==> inputs of nickel <==
==> flow/design.v <==
module CS(clk, reset, X, Y);
	input clk, reset; 
	input [7:0] X;
	output [9:0] Y;
	reg [9:0] X1,X2, X3, X4, X5, X6, X7, X8, X9;
	wire[9:0] avg_w;
	reg [9:0] avg;
	reg [9:0] appr;
	wire[9:0] Y_keep_w;
	reg [9:0] Y;
	reg [12:0] avg_dividend;
	reg [12:0] Y_dividend;
	reg [12:0] total_num;
	reg [9:0] least;
	wire [12:0] avg_dis = 13'd9;
	wire [12:0] Y_dis = 13'd8;
	always @(negedge clk) begin
		if(reset) begin
			X1 <= 0; X2 <= 0; X3 <= 0; X4 <= 0; X5 <= 0; X6 <= 0; X7 <= 0; X8 <= 0; X9 <= 0;
			avg_dividend <= 0;
			total_num <= 0;
		end  
		else begin 
			if (total_num < 9)
				total_num <= total_num + 1;
			X1 <= X2;
			X2 <= X3;
			X3 <= X4;
			X4 <= X5;
			X5 <= X6;
			X6 <= X7;
			X7 <= X8;
			X8 <= X9;
			X9 <= X;
			avg_dividend <= X2+X3+X4+X5+X6+X7+X8+X9+X; 	
		end  
	end  
	calc c1(avg_dividend, avg_dis, avg_w);
	always @(*) begin
		avg = avg_w;
		appr = X1;
		least = 1000;
		if( (avg >= X1) && (avg - X1) < least) begin
			appr = X1;
			least = avg - X1;
		end
		if(avg >= X2 && (avg - X2) < least) begin
			appr = X2;
			least = avg - X2;
		end
		if(avg >= X3 && (avg - X3) < least) begin
			appr = X3;
			least = avg - X3;
		end
		if(avg >= X4 && (avg - X4) < least) begin
			appr = X4;
			least = avg - X4;
		end
		if(avg >= X5 && (avg - X5) < least) begin
			appr = X5;
			least = avg - X5;
		end
		if(avg >= X6 && (avg - X6) < least) begin
			appr = X6;
			least = avg - X6;
		end
		if(avg >= X7 && (avg - X7) < least) begin
			appr = X7;
			least = avg - X7;
		end
		if(avg >= X8 && (avg - X8) < least) begin
			appr = X8;
			least = avg - X8;
		end
		if(avg >= X9 && (avg - X9) < least) begin
			appr = X9;
			least = avg - X9;
		end
		Y_dividend = avg_dividend + avg_dis*appr;
	end  
	calc c2(Y_dividend, Y_dis, Y_keep_w);	
	always @(posedge clk) begin
		if (total_num >= 9)
			Y <= Y_keep_w;
	end 
endmodule
module  calc
    #(parameter width=13)   
	(dividend, divisor, merchant);
	input [width-1:0]       dividend;   
	input [width-1:0]       divisor;   
	output [width-1:0]      merchant;   
	reg [width-1:0]     	temp_dividend;  
	reg [width-1:0]      	temp_divisor;  
	reg [2*width-1:0]    	temp_did;
	reg [2*width-1:0]   	temp_dis;
	reg [width-1:0]      	merchant;   
	reg [width-1:0]      	remainder;   
	integer 		i;
    always @(*) begin
		temp_dividend = dividend;
		temp_divisor = divisor;	
	end
    always @(*) begin
		temp_did = {{width{1'b0}}, temp_dividend};
		temp_dis = {temp_divisor, {width{1'b0}}};
		for(i = 0; i < width; i = i +1) begin
			temp_did = temp_did << 1;
			if(temp_did >= temp_dis) 
				temp_did = temp_did - temp_dis + 1'b1;
			else 
				temp_did = temp_did;
		end  
		merchant = temp_did[width-1:0];
		remainder = temp_did[width*2-1: width];
	end  
endmodule
==> flow/run.sh <==
#!/bin/bash
# the make line also repeats each setting of config.mk as NAME=value (left out here)
make -C /OpenROAD-flow-scripts/flow DESIGN_CONFIG=/design/flow/config.mk WORK_HOME=/design/flow/orfs CLKGATE_MAP_FILE= finish
==> flow/config.mk <==
export PLATFORM = sky130hd
export DESIGN_NAME = CS
export DESIGN_NICKNAME = CS
export VERILOG_FILES = /design/flow/design.v
export SDC_FILE = /design/flow/constraint.sdc
export NUM_CORES = 4
export LEC_CHECK = 0
export ABC_AREA = 1
export CAP_MARGIN = 5
export CELL_PAD_IN_SITES_GLOBAL_PLACEMENT = 0
export CORE_MARGIN = 2
export CORE_UTILIZATION = 72
export CTS_CLUSTER_DIAMETER = 190
export CTS_CLUSTER_SIZE = 66
export GPL_ROUTABILITY_DRIVEN = 0
export MAX_ROUTING_LAYER = met4
export SETUP_SLACK_MARGIN = 5.0
export SLEW_MARGIN = 20
export TNS_END_PERCENT = 60
==> flow/constraint.sdc <==
create_clock -name core_clock -period 28.3 [get_ports {clk}]
set_input_delay 5.6600 -clock core_clock [delete_from_list [all_inputs] [get_ports {clk}]]
set_output_delay 5.6600 -clock core_clock [all_outputs]
set_load 0.01 [all_outputs]
==> quartz (differences from nickel) <==
Settings changed: CAP_MARGIN 5 to 20, CORE_UTILIZATION 72 to 71.
==> flow/constraint.sdc (replaced) <==
create_clock -name core_clock -period 32.7 [get_ports {clk}]
set_input_delay 6.5400 -clock core_clock [delete_from_list [all_inputs] [get_ports {clk}]]
set_output_delay 6.5400 -clock core_clock [all_outputs]
set_load 0.01 [all_outputs]
==> notes <==
quartz failed in clock tree synthesis with DPL-0038. nickel died in detailed placement.
Synthesized cell count is the same in quartz and nickel.
Synthesized area is the same in quartz and nickel.
Of nickel and quartz, quartz has the higher die area (gap 1.4%, measured against quartz).

* * *

==> inputs of job 6985 <==
RTL: the design.v shown in full above, as it stands there.
Settings: LEC_CHECK=0, ABC_AREA=1, CAP_MARGIN=20, CORE_MARGIN=2, CORE_UTILIZATION=71, CTS_CLUSTER_SIZE=36, PLACE_DENSITY_LB_ADDON=0.28, SLEW_MARGIN=20; clock period 56.8 ns.
run.sh (not shown) runs the stock make flow with config.mk's settings and CLKGATE_MAP_FILE=.
==> inputs of job 7792, as changes to job 6985 <==
==> flow/config.mk (replaced) <==
export PLATFORM = sky130hd
export DESIGN_NAME = CS
export DESIGN_NICKNAME = CS
export VERILOG_FILES = /design/flow/design.v
export SDC_FILE = /design/flow/constraint.sdc
export NUM_CORES = 4
export LEC_CHECK = 0
export CAP_MARGIN = 0
export CORE_MARGIN = 2
export CORE_UTILIZATION = 72
export CTS_CLUSTER_DIAMETER = 394
export CTS_CLUSTER_SIZE = 50
export PLACE_DENSITY_LB_ADDON = 0.0
export SETUP_SLACK_MARGIN = 3.47
export SLEW_MARGIN = 20
==> flow/constraint.sdc (replaced) <==
create_clock -name core_clock -period 11.8 [get_ports {clk}]
set_input_delay 2.3600 -clock core_clock [delete_from_list [all_inputs] [get_ports {clk}]]
set_output_delay 2.3600 -clock core_clock [all_outputs]
set_load 0.01 [all_outputs]
==> inputs of job 4824, as changes to job 6985 <==
--- a/flow/config.mk
+++ b/flow/config.mk
@@ -7,8 +7,5 @@
 export LEC_CHECK = 0
-export ABC_AREA = 1
 export CAP_MARGIN = 20
 export CORE_MARGIN = 2
-export CORE_UTILIZATION = 71
-export CTS_CLUSTER_SIZE = 36
-export PLACE_DENSITY_LB_ADDON = 0.28
+export CORE_UTILIZATION = 45
 export SLEW_MARGIN = 20
==> flow/constraint.sdc (replaced) <==
create_clock -name core_clock -period 68.7 [get_ports {clk}]
set_input_delay 13.7400 -clock core_clock [delete_from_list [all_inputs] [get_ports {clk}]]
set_output_delay 13.7400 -clock core_clock [all_outputs]
set_load 0.01 [all_outputs]
==> inputs of job 8775, as changes to job 6985 <==
--- a/flow/config.mk
+++ b/flow/config.mk
@@ -10,5 +10,3 @@
 export CORE_MARGIN = 2
-export CORE_UTILIZATION = 71
-export CTS_CLUSTER_SIZE = 36
-export PLACE_DENSITY_LB_ADDON = 0.28
+export CORE_UTILIZATION = 72
 export SLEW_MARGIN = 20
==> flow/constraint.sdc (replaced) <==
create_clock -name core_clock -period 71.4 [get_ports {clk}]
set_input_delay 14.2800 -clock core_clock [delete_from_list [all_inputs] [get_ports {clk}]]
set_output_delay 14.2800 -clock core_clock [all_outputs]
set_load 0.01 [all_outputs]
==> notes <==
In job 4824 the synthesized area is larger than in job 8775, by 2.2%.
In job 8775 the worst hold slack is worse than in job 4824, by 34 ps.
In sequential cell count, job 8775 and job 4824 do not differ.
The lowest core utilization belongs to job 4824, the highest to job 6985.
Clock skew: job 4824 < job 8775 < job 6985.
Job 6985 finished but failed the layout checks on setup timing. Job 8775 completed without violations. Job 7792 never finished: it broke off in 3_5_place_dp with DPL-0038. Job 4824 passed the timing, design-rule and antenna checks.
Worst setup slack, lowest first: job 6985, job 4824, job 8775.
Global-route usage: job 8775 > job 6985 > job 4824.
Via count: job 6985 > job 8775 > job 4824.

* * *

==> branch maple: inputs <==
// CS: RTL as listed in full above, without the edits since
Settings: LEC_CHECK=0, CAP_MARGIN=20, CORE_MARGIN=2, CORE_UTILIZATION=40, MAX_ROUTING_LAYER=met4, SLEW_MARGIN=5, TNS_END_PERCENT=85; clock period 70.0 ns.
==> branch cedar: changes against branch maple <==
ABC_AREA = 1   (was unset)
CORE_ASPECT_RATIO = 0.67   (was unset)
CORE_UTILIZATION = 72   (was 40)
CTS_CLUSTER_DIAMETER = 341   (was unset)
CTS_CLUSTER_SIZE = 99   (was unset)
MAX_ROUTING_LAYER = unset   (was met4)
SETUP_SLACK_MARGIN = 2.45   (was unset)
SLEW_MARGIN = 20   (was 5)
TNS_END_PERCENT = unset   (was 85)
==> flow/constraint.sdc (replaced) <==
create_clock -name core_clock -period 13.5 [get_ports {clk}]
set_input_delay 2.7000 -clock core_clock [delete_from_list [all_inputs] [get_ports {clk}]]
set_output_delay 2.7000 -clock core_clock [all_outputs]
set_load 0.01 [all_outputs]
==> results <==
item                                                              branch maple              branch cedar
Starting density of the core                                             40.8%                     74.2%
Placeable core region                                             0.0389 sq mm              0.0209 sq mm
Multiplexer share of the synthesized area                                4.77%                        0%
Xor and xnor fraction of the mapped netlist area                         5.83%                     5.86%
Routability congestion estimate from global placement                    0.954                      1.06
Outcome                                       no timing/DRC/antenna violations            did not finish
Last stage reached                                                           -        detailed placement
Combined area of all synthesized cells                            0.0159 sq mm              0.0155 sq mm
Register area share after synthesis                                      14.1%                     14.4%
FA/HA/MAJ Cells, Area Fraction                                           24.0%                     24.4%
AO/OA Area Share                                                         24.9%                     14.0%
Simple-Gate Area Share                                                   20.6%                     30.3%
Number of standard cells reported by yosys                               1,987                     2,329
Most instantiated library cell after synthesis         sky130_fd_sc_hd__nor2_1  sky130_fd_sc_hd__nand2_1
Chip area                                                         0.0413 sq mm              0.0228 sq mm
Gate Count Post-Synth                                                    1,987                     2,329
Average footprint of a synthesized cell                             7.99 sq um                6.67 sq um
Synthesized chip area reported by yosys                           0.0159 sq mm              0.0155 sq mm
Standard-cell row count                                                     72                        43
